// bicubic
module bicubic(clk, rst, act, in, out_0, out_1, out_2, out_3);
	input clk,rst,act;
	input [7:0] in;
  wire oooooooooooooooo;
	wire [7:0] in_0,in_1,in_2,in_3;   
	output [7:0] out_0, out_1, out_2, out_3;
	wire [1:0] ooooooooooo;
	wire[14:0] x_weight_sum_0;
	wire[14:0] x_weight_sum_1;
	wire[14:0] x_weight_sum_2;
	wire[14:0] x_weight_sum_3;
	wire[7:0] y_weight_sum_0;	
	wire[7:0] y_weight_sum_1;
	wire[7:0] y_weight_sum_2;
	wire[7:0] y_weight_sum_3;
	 input_array A(.clk(clk), .rst(rst), .act(act), .in(in),
					.out_0(in_3), .out_1(in_2), .out_2(in_1), .out_3(in_0));
	reg[14:0] array0_0 [3:0];
	reg[14:0] array0_1 [3:0];
	reg[14:0] array1_0 [3:0];
	reg[14:0] array1_1 [3:0];
	reg[14:0] array2_0 [3:0];
	reg[14:0] array2_1 [3:0];
	reg[14:0] array3_0 [3:0];
	reg[14:0] array3_1 [3:0];
	reg[1:0] mux_sel;
	reg switch;
	wire[14:0] dm0_0_0, dm0_1_0, dm0_2_0, dm0_3_0, 				
					  dm0_0_1, dm0_1_1, dm0_2_1, dm0_3_1,
 					 dm1_0_0, dm1_1_0, dm1_2_0, dm1_3_0, 
					 dm1_0_1, dm1_1_1, dm1_2_1, dm1_3_1,
 					 dm2_0_0, dm2_1_0, dm2_2_0, dm2_3_0, 
					 dm2_0_1, dm2_1_1, dm2_2_1, dm2_3_1,
 					 dm3_0_0, dm3_1_0, dm3_2_0, dm3_3_0, 
					 dm3_0_1, dm3_1_1, dm3_2_1, dm3_3_1;
  wire[14:0]  array0_0_0, array0_1_0, array0_2_0, array0_3_0, 					
					  array0_0_1, array0_1_1, array0_2_1, array0_3_1,
 					 array1_0_0, array1_1_0, array1_2_0, array1_3_0, 
					 array1_0_1, array1_1_1, array1_2_1, array1_3_1,
 					 array2_0_0, array2_1_0, array2_2_0, array2_3_0, 
					 array2_0_1, array2_1_1, array2_2_1, array2_3_1,
 					 array3_0_0, array3_1_0, array3_2_0, array3_3_0, 
					 array3_0_1, array3_1_1, array3_2_1, array3_3_1;
	wire[14:0]  y_in0_0,y_in0_1,y_in0_2,y_in0_3,				
					  y_in1_0,y_in1_1,y_in1_2,y_in1_3,
					  y_in2_0,y_in2_1,y_in2_2,y_in2_3,
					  y_in3_0,y_in3_1,y_in3_2,y_in3_3;
  ...
export LEC_CHECK = 0
export CAP_MARGIN = 20
export CELL_PAD_IN_SITES_DETAIL_PLACEMENT = 1
export CORE_MARGIN = 5
export CORE_UTILIZATION = 31
export MAX_ROUTING_LAYER = met5
export PLACE_DENSITY_LB_ADDON = 0.23
export SETUP_SLACK_MARGIN = -0.35
export SLEW_MARGIN = 35
create_clock -name core_clock -period 5.09 [get_ports {clk}]
run.sh (not shown) runs the stock make flow with config.mk's settings and CLKGATE_MAP_FILE=.
The first run completed, yet does not pass: setup timing.
Change:
==> flow/config.mk (replaced) <==
export PLATFORM = sky130hd
export DESIGN_NAME = bicubic
export DESIGN_NICKNAME = bicubic
export VERILOG_FILES = /design/flow/design.v
export SDC_FILE = /design/flow/constraint.sdc
export NUM_CORES = 4
export LEC_CHECK = 0
export CAP_MARGIN = 10
export CORE_MARGIN = 2
export CORE_UTILIZATION = 59
export GPL_ROUTABILITY_DRIVEN = 0
export SLEW_MARGIN = 20
==> flow/constraint.sdc (replaced) <==
create_clock -name core_clock -period 10.0 [get_ports {clk}]
set_input_delay 2.0000 -clock core_clock [delete_from_list [all_inputs] [get_ports {clk}]]
set_output_delay 2.0000 -clock core_clock [all_outputs]
set_load 0.01 [all_outputs]
=>
- The new run ran to the end with no violations
- via count goes down by 8.9%
- setup slack improved by 3.3 ns
- fmax goes down by 23%
- design area goes down by 12%
- synthesized cell count is unchanged
- count of clock-buffer cells in the layout goes down by 10
Change:
--- a/flow/config.mk
+++ b/flow/config.mk
@@ -10,2 +10 @@
-export CORE_UTILIZATION = 59
-export GPL_ROUTABILITY_DRIVEN = 0
+export CORE_UTILIZATION = 72
==> flow/constraint.sdc (replaced) <==
create_clock -name core_clock -period 5.24 [get_ports {clk}]
set_input_delay 1.0480 -clock core_clock [delete_from_list [all_inputs] [get_ports {clk}]]
set_output_delay 1.0480 -clock core_clock [all_outputs]
set_load 0.01 [all_outputs]
Now the flow produced a layout that fails on setup timing.
Area after synthesis stays the same.
Cell count rose by about 7%.
Core utilization increases by 25 points.
Die area shrinks by about 18%.
Change:
--- a/flow/config.mk
+++ b/flow/config.mk
@@ -8 +8,2 @@
-export CAP_MARGIN = 10
+export ABC_AREA = 1
+export CAP_MARGIN = 20
@@ -10,0 +12 @@
+export CTS_CLUSTER_DIAMETER = 395
==> flow/constraint.sdc (replaced) <==
create_clock -name core_clock -period 2.58 [get_ports {clk}]
set_input_delay 0.5160 -clock core_clock [delete_from_list [all_inputs] [get_ports {clk}]]
set_output_delay 0.5160 -clock core_clock [all_outputs]
set_load 0.01 [all_outputs]
Result: This time the run did not get past clock tree synthesis (4_1_cts) (DPL-0038). Synthesized cell count grows by about a fifth. Die size goes up by a few percent. Area after synthesis is higher by a few percent.
Change:
--- a/flow/config.mk
+++ b/flow/config.mk
@@ -8 +7,0 @@
-export ABC_AREA = 1
@@ -11,2 +10 @@
-export CORE_UTILIZATION = 72
-export CTS_CLUSTER_DIAMETER = 395
+export CORE_UTILIZATION = 40
==> flow/constraint.sdc (replaced) <==
create_clock -name core_clock -period 10.0 [get_ports {clk}]
set_input_delay 2.0000 -clock core_clock [delete_from_list [all_inputs] [get_ports {clk}]]
set_output_delay 2.0000 -clock core_clock [all_outputs]
set_load 0.01 [all_outputs]
This time the run ran to the end with no violations; die area rises by 71%; area after synthesis goes down by 4.1%; synthesized cell count decreases by 17%.
Change:
--- a/flow/config.mk
+++ b/flow/config.mk
@@ -8 +8 @@
-export CAP_MARGIN = 20
+export CAP_MARGIN = 5
@@ -10 +10,2 @@
-export CORE_UTILIZATION = 40
+export CORE_UTILIZATION = 72
+export CTS_CLUSTER_SIZE = 14
==> flow/constraint.sdc (replaced) <==
create_clock -name core_clock -period 5.01 [get_ports {clk}]
set_input_delay 1.0020 -clock core_clock [delete_from_list [all_inputs] [get_ports {clk}]]
set_output_delay 1.0020 -clock core_clock [all_outputs]
set_load 0.01 [all_outputs]
After rerunning: The new run completed, yet does not pass: setup timing. Die area decreases by 44%. Clock skew rose by 0.0068 ns. Design area grows by 12%.

========
bicubic again, from the RTL that the note above started with.
clock: 4.26 ns
lec_check: 0
abc_area: 1
cap_margin: 10
core_margin: 2
core_utilization: 72
cts_cluster_diameter: 223
cts_cluster_size: 74
hold_slack_margin: 0.3
setup_slack_margin: -0.31
slew_margin: 20
The first run failed in 5_1_grt.
Edit:
- ABC_AREA: 1 -> default
- CTS_CLUSTER_DIAMETER: 223 -> default
- CTS_CLUSTER_SIZE: 74 -> default
- HOLD_SLACK_MARGIN: 0.3 -> default
- SETUP_SLACK_MARGIN: -0.31 -> default
- clock period: 4.26 -> 5.31 ns (I/O delays scaled with it)
The changed run completed, yet does not pass: negative setup slack. Synthesized cell count went down by 17%. Die area is lower by 4.0%. Area after synthesis is lower by 4.1%.

========
Starting RTL as in the previous note.
## bicubic
module bicubic(clk, rst, act, in, out_0, out_1, out_2, out_3);
make LEC_CHECK=0 CAP_MARGIN=20 CELL_PAD_IN_SITES_DETAIL_PLACEMENT=0 CELL_PAD_IN_SITES_GLOBAL_PLACEMENT=0 CORE_ASPECT_RATIO=1.57 CORE_MARGIN=2 CORE_UTILIZATION=72 CTS_CLUSTER_SIZE=80 MAX_ROUTING_LAYER=met4 PLACE_DENSITY_LB_ADDON=0.03 SETUP_SLACK_MARGIN=1.92 SLEW_MARGIN=20 TNS_END_PERCENT=15 finish   # period 6.55 ns
The baseline produced a clean layout.
Rerun with:
- CORE_ASPECT_RATIO: 1.57 -> 0.72
- PLACE_DENSITY_LB_ADDON: 0.03 -> 0.0
- SETUP_SLACK_MARGIN: 1.92 -> 1.34
- TNS_END_PERCENT: 15 -> 65
- clock period: 6.55 -> 4.56 ns (I/O delays scaled with it)
=>
- The changed run never finished: it broke off in global routing
- die area is about the same
- synthesized cell count is unchanged
- synthesized area stays the same
Rerun with:
- CORE_UTILIZATION: 72 -> 65
- PLACE_DENSITY_LB_ADDON: 0.0 -> not set
- SETUP_SLACK_MARGIN: 1.34 -> 2.96
- TNS_END_PERCENT: 65 -> 15
- clock period: 4.56 -> 10.2 ns (I/O delays scaled with it)
The changed run produced a clean layout.
Synthesized area does not change.
Die size rises by 11%.
Synthesized cell count does not change.

========
build 42:
bicubic again, from the RTL that the note above started with.
Settings: LEC_CHECK=0, ABC_AREA=1, CAP_MARGIN=10, CORE_MARGIN=2, CORE_UTILIZATION=72, CTS_CLUSTER_SIZE=74, PLACE_DENSITY_LB_ADDON=0.04, SETUP_SLACK_MARGIN=1.49, SLEW_MARGIN=20; clock period 5.18 ns.
What ended build 42 was a tool error in global routing (5_1_grt); the run never finished.
Input changes introduced in build 36 (baseline for comparison: build 42):
diff --git a/flow/config.mk b/flow/config.mk
--- a/flow/config.mk
+++ b/flow/config.mk
@@ -8,8 +8,7 @@
 export ABC_AREA = 1
-export CAP_MARGIN = 10
+export CAP_MARGIN = 20
 export CORE_MARGIN = 2
 export CORE_UTILIZATION = 72
-export CTS_CLUSTER_SIZE = 74
-export PLACE_DENSITY_LB_ADDON = 0.04
-export SETUP_SLACK_MARGIN = 1.49
+export CTS_CLUSTER_SIZE = 100
+export PLACE_DENSITY = 0.38
 export SLEW_MARGIN = 20
==> flow/constraint.sdc <==
create_clock -name core_clock -period 4.26 [get_ports {clk}]
set_input_delay 0.8520 -clock core_clock [delete_from_list [all_inputs] [get_ports {clk}]]
set_output_delay 0.8520 -clock core_clock [all_outputs]
set_load 0.01 [all_outputs]
### Flow results
The flow ended early for build 36: it failed with a tool error in global routing (5_1_grt).
Total number of clock tree sinks came out exactly the same in build 36 and build 42.
There was hardly any difference in portion of netlist area occupied by mux cells between build 36 and build 42.
Of build 36 and build 42, the run reporting the higher minimum setup slack after placement was build 42.
Synthesized cell count came out exactly the same in build 36 and build 42.
Build 36 against build 42: horizontal die dimension neither gained nor lost much, global placement routability congestion picked up an extra 0.033, half-perimeter wire length after placement picked up an extra about 5%, count of cells resized by post-cts repair picked up an extra about 250%, cell area reported after detailed placement picked up an extra 7.8%.
Inputs modified between build 36 and build 87:
diff --git a/flow/config.mk b/flow/config.mk
--- a/flow/config.mk
+++ b/flow/config.mk
@@ -8,7 +8,6 @@
 export ABC_AREA = 1
-export CAP_MARGIN = 20
+export CAP_MARGIN = 10
 export CORE_MARGIN = 2
 export CORE_UTILIZATION = 72
-export CTS_CLUSTER_SIZE = 100
-export PLACE_DENSITY = 0.38
+export CTS_CLUSTER_SIZE = 74
 export SLEW_MARGIN = 20
==> flow/constraint.sdc <==
create_clock -name core_clock -period 4.59 [get_ports {clk}]
set_input_delay 0.9180 -clock core_clock [delete_from_list [all_inputs] [get_ports {clk}]]
set_output_delay 0.9180 -clock core_clock [all_outputs]
set_load 0.01 [all_outputs]
### Flow results
Build 87 is listed as incomplete: the tool reported an error in global routing (5_1_grt) and the run ended there.
Higher half-perimeter wire length of the detailed placement result goes to build 36 over build 87.
Summary of build 87 over build 36: post-placement worst setup slack now larger; die size flat; share of synthesized area occupied by flip-flops and latches level; placed cell count moved down; synthesized instance count stayed essentially flat.
Build 87 ended with less post-detailed-placement cell area than build 36.
Relative to build 87, the following input files were edited for build 5:
diff --git a/flow/config.mk b/flow/config.mk
--- a/flow/config.mk
+++ b/flow/config.mk
@@ -8,6 +8,7 @@
 export ABC_AREA = 1
-export CAP_MARGIN = 10
+export CAP_MARGIN = 20
 export CORE_MARGIN = 2
 export CORE_UTILIZATION = 72
-export CTS_CLUSTER_SIZE = 74
+export PLACE_DENSITY = 0.38
 export SLEW_MARGIN = 20
+export TNS_END_PERCENT = 5
==> flow/constraint.sdc <==
create_clock -name core_clock -period 4.37 [get_ports {clk}]
set_input_delay 0.8740 -clock core_clock [delete_from_list [all_inputs] [get_ports {clk}]]
set_output_delay 0.8740 -clock core_clock [all_outputs]
set_load 0.01 [all_outputs]
## What came out
Build 5 did not finish; the tool stopped in global routing (5_1_grt) with error GRT-0232.
Diff build 87 -> build 5: total half-perimeter wirelength after legalization and detailed placement +4.7 mm; final estimated routing congestion in global placement +0.71%; buffer count from post-CTS setup fixing -18.
Diff build 87 -> build 5 | number of instances resized during post-cts repair | down by more than 10%
In build 5 the area of placed instances turned out 1.4% higher than in build 87.
Comparing the two runs side by side, build 5 comes out behind build 87 on worst slack at placement.
Build 87 -> build 5: count of hold buffers inserted by post-cts repair delta 0, exact match
Input changes introduced in build 93 (baseline for comparison: build 5):
diff --git a/flow/config.mk b/flow/config.mk
--- a/flow/config.mk
+++ b/flow/config.mk
@@ -12,2 +12,3 @@
 export PLACE_DENSITY = 0.38
+export SETUP_SLACK_MARGIN = 0.98
 export SLEW_MARGIN = 20
==> flow/constraint.sdc <==
create_clock -name core_clock -period 5.28 [get_ports {clk}]
set_input_delay 1.0560 -clock core_clock [delete_from_list [all_inputs] [get_ports {clk}]]
set_output_delay 1.0560 -clock core_clock [all_outputs]
set_load 0.01 [all_outputs]
==> results <==
Build 93 completed; timing, DRC and antenna clean
Against build 5 as the reference, build 93 delivers a higher cell resize tally after clock tree synthesis.
[compare] base=build 5 new=build 93: maximum clock path buffer count neither gained nor lost much, post-place setup slack now sits higher, count of mapped cells out of synthesis level, register share after synthesis barely changed.
As far as total I/O pin count goes, build 5 and build 93 are indistinguishable; the numbers are identical.

========
bicubic again, from the RTL that the note above started with.
==> flow/config.mk <==
export PLATFORM = sky130hd
export DESIGN_NAME = bicubic
export DESIGN_NICKNAME = bicubic
export VERILOG_FILES = /design/flow/design.v
export SDC_FILE = /design/flow/constraint.sdc
export NUM_CORES = 4
export LEC_CHECK = 0
export ABC_AREA = 1
export CAP_MARGIN = 20
export CELL_PAD_IN_SITES_DETAIL_PLACEMENT = 2
export CELL_PAD_IN_SITES_GLOBAL_PLACEMENT = 1
export CORE_ASPECT_RATIO = 0.96
export CORE_MARGIN = 2
export CORE_UTILIZATION = 43
export CTS_CLUSTER_DIAMETER = 175
export CTS_CLUSTER_SIZE = 19
export GPL_ROUTABILITY_DRIVEN = 0
export GPL_TIMING_DRIVEN = 1
export HOLD_SLACK_MARGIN = 0.07
export SLEW_MARGIN = 20
==> flow/constraint.sdc <==
create_clock -name core_clock -period 8.31 [get_ports {clk}]
set_input_delay 1.6620 -clock core_clock [delete_from_list [all_inputs] [get_ports {clk}]]
set_output_delay 1.6620 -clock core_clock [all_outputs]
set_load 0.01 [all_outputs]
Change:
--- a/flow/config.mk
+++ b/flow/config.mk
@@ -7,3 +7,2 @@
 export LEC_CHECK = 0
-export ABC_AREA = 1
 export CAP_MARGIN = 20
@@ -11,3 +10,2 @@
 export CELL_PAD_IN_SITES_GLOBAL_PLACEMENT = 1
-export CORE_ASPECT_RATIO = 0.96
 export CORE_MARGIN = 2
@@ -17,3 +15,3 @@
 export GPL_ROUTABILITY_DRIVEN = 0
-export GPL_TIMING_DRIVEN = 1
+export GPL_TIMING_DRIVEN = 0
 export HOLD_SLACK_MARGIN = 0.07
Outcome: The changed run finished clean. Die size shrinks by 4.0%. Maximum frequency decreases by 12%. Clock skew grows by 30 ps. Critical path depth rises by 4. Cell area went down by 2.4%.
Change:
==> flow/config.mk (replaced) <==
export PLATFORM = sky130hd
export DESIGN_NAME = bicubic
export DESIGN_NICKNAME = bicubic
export VERILOG_FILES = /design/flow/design.v
export SDC_FILE = /design/flow/constraint.sdc
export NUM_CORES = 4
export LEC_CHECK = 0
export CAP_MARGIN = 20
export CORE_MARGIN = 2
export CORE_UTILIZATION = 40
export SLEW_MARGIN = 20
==> flow/constraint.sdc (replaced) <==
create_clock -name core_clock -period 7.29 [get_ports {clk}]
set_input_delay 1.4580 -clock core_clock [delete_from_list [all_inputs] [get_ports {clk}]]
set_output_delay 1.4580 -clock core_clock [all_outputs]
set_load 0.01 [all_outputs]
Cell area rises by about 2.2%.
Worst setup slack gets better by 210 ps.
Synthesized area is unchanged.
Die area grows by about 7%.
Global-route usage went down by 8.2 points.
Count of clock-buffer cells in the layout grows by 33.
Register-to-register slack improved by 210 ps.
Core utilization went down by 2.4 points.
Routed wire length goes down by 24%.
Change:
--- a/flow/config.mk
+++ b/flow/config.mk
@@ -9,3 +9,3 @@
 export CORE_MARGIN = 2
-export CORE_UTILIZATION = 40
+export CORE_UTILIZATION = 59
 export SLEW_MARGIN = 20
=>
- maximum frequency falls by 1.5%
- global-route usage rises by 9.2 points
- cell area went down by 1.1%
- non-clock buffer count goes up by 4
- first-iteration DRC count shrinks by about 17%
- sequential share of layout area goes up by 0.43 points
Change:
--- a/flow/config.mk
+++ b/flow/config.mk
@@ -7,5 +7,10 @@
 export LEC_CHECK = 0
+export ABC_AREA = 1
 export CAP_MARGIN = 20
 export CORE_MARGIN = 2
-export CORE_UTILIZATION = 59
+export CORE_UTILIZATION = 72
+export CTS_CLUSTER_SIZE = 10
+export PLACE_DENSITY = 0.38
+export SETUP_SLACK_MARGIN = 0.98
 export SLEW_MARGIN = 20
+export TNS_END_PERCENT = 5
==> flow/constraint.sdc (replaced) <==
create_clock -name core_clock -period 4.21 [get_ports {clk}]
set_input_delay 0.8420 -clock core_clock [delete_from_list [all_inputs] [get_ports {clk}]]
set_output_delay 0.8420 -clock core_clock [all_outputs]
set_load 0.01 [all_outputs]
=> With this change the flow failed in global routing (5_1_grt) with GRT-0232; die area came out lower by 14%; synthesized area came out higher by 4.2%; synthesized cell count came out higher by 20%.
Change:
--- a/flow/config.mk
+++ b/flow/config.mk
@@ -11,5 +11,5 @@
 export CORE_UTILIZATION = 72
+export CTS_CLUSTER_DIAMETER = 395
 export CTS_CLUSTER_SIZE = 10
-export PLACE_DENSITY = 0.38
-export SETUP_SLACK_MARGIN = 0.98
+export SETUP_SLACK_MARGIN = 0.75
 export SLEW_MARGIN = 20
==> flow/constraint.sdc (replaced) <==
create_clock -name core_clock -period 2.58 [get_ports {clk}]
set_input_delay 0.5160 -clock core_clock [delete_from_list [all_inputs] [get_ports {clk}]]
set_output_delay 0.5160 -clock core_clock [all_outputs]
set_load 0.01 [all_outputs]
What happened: Now the flow never finished: it broke off in clock tree synthesis (4_1_cts), error DPL-0033; synthesized area stays the same; die area is unchanged; synthesized cell count does not change.
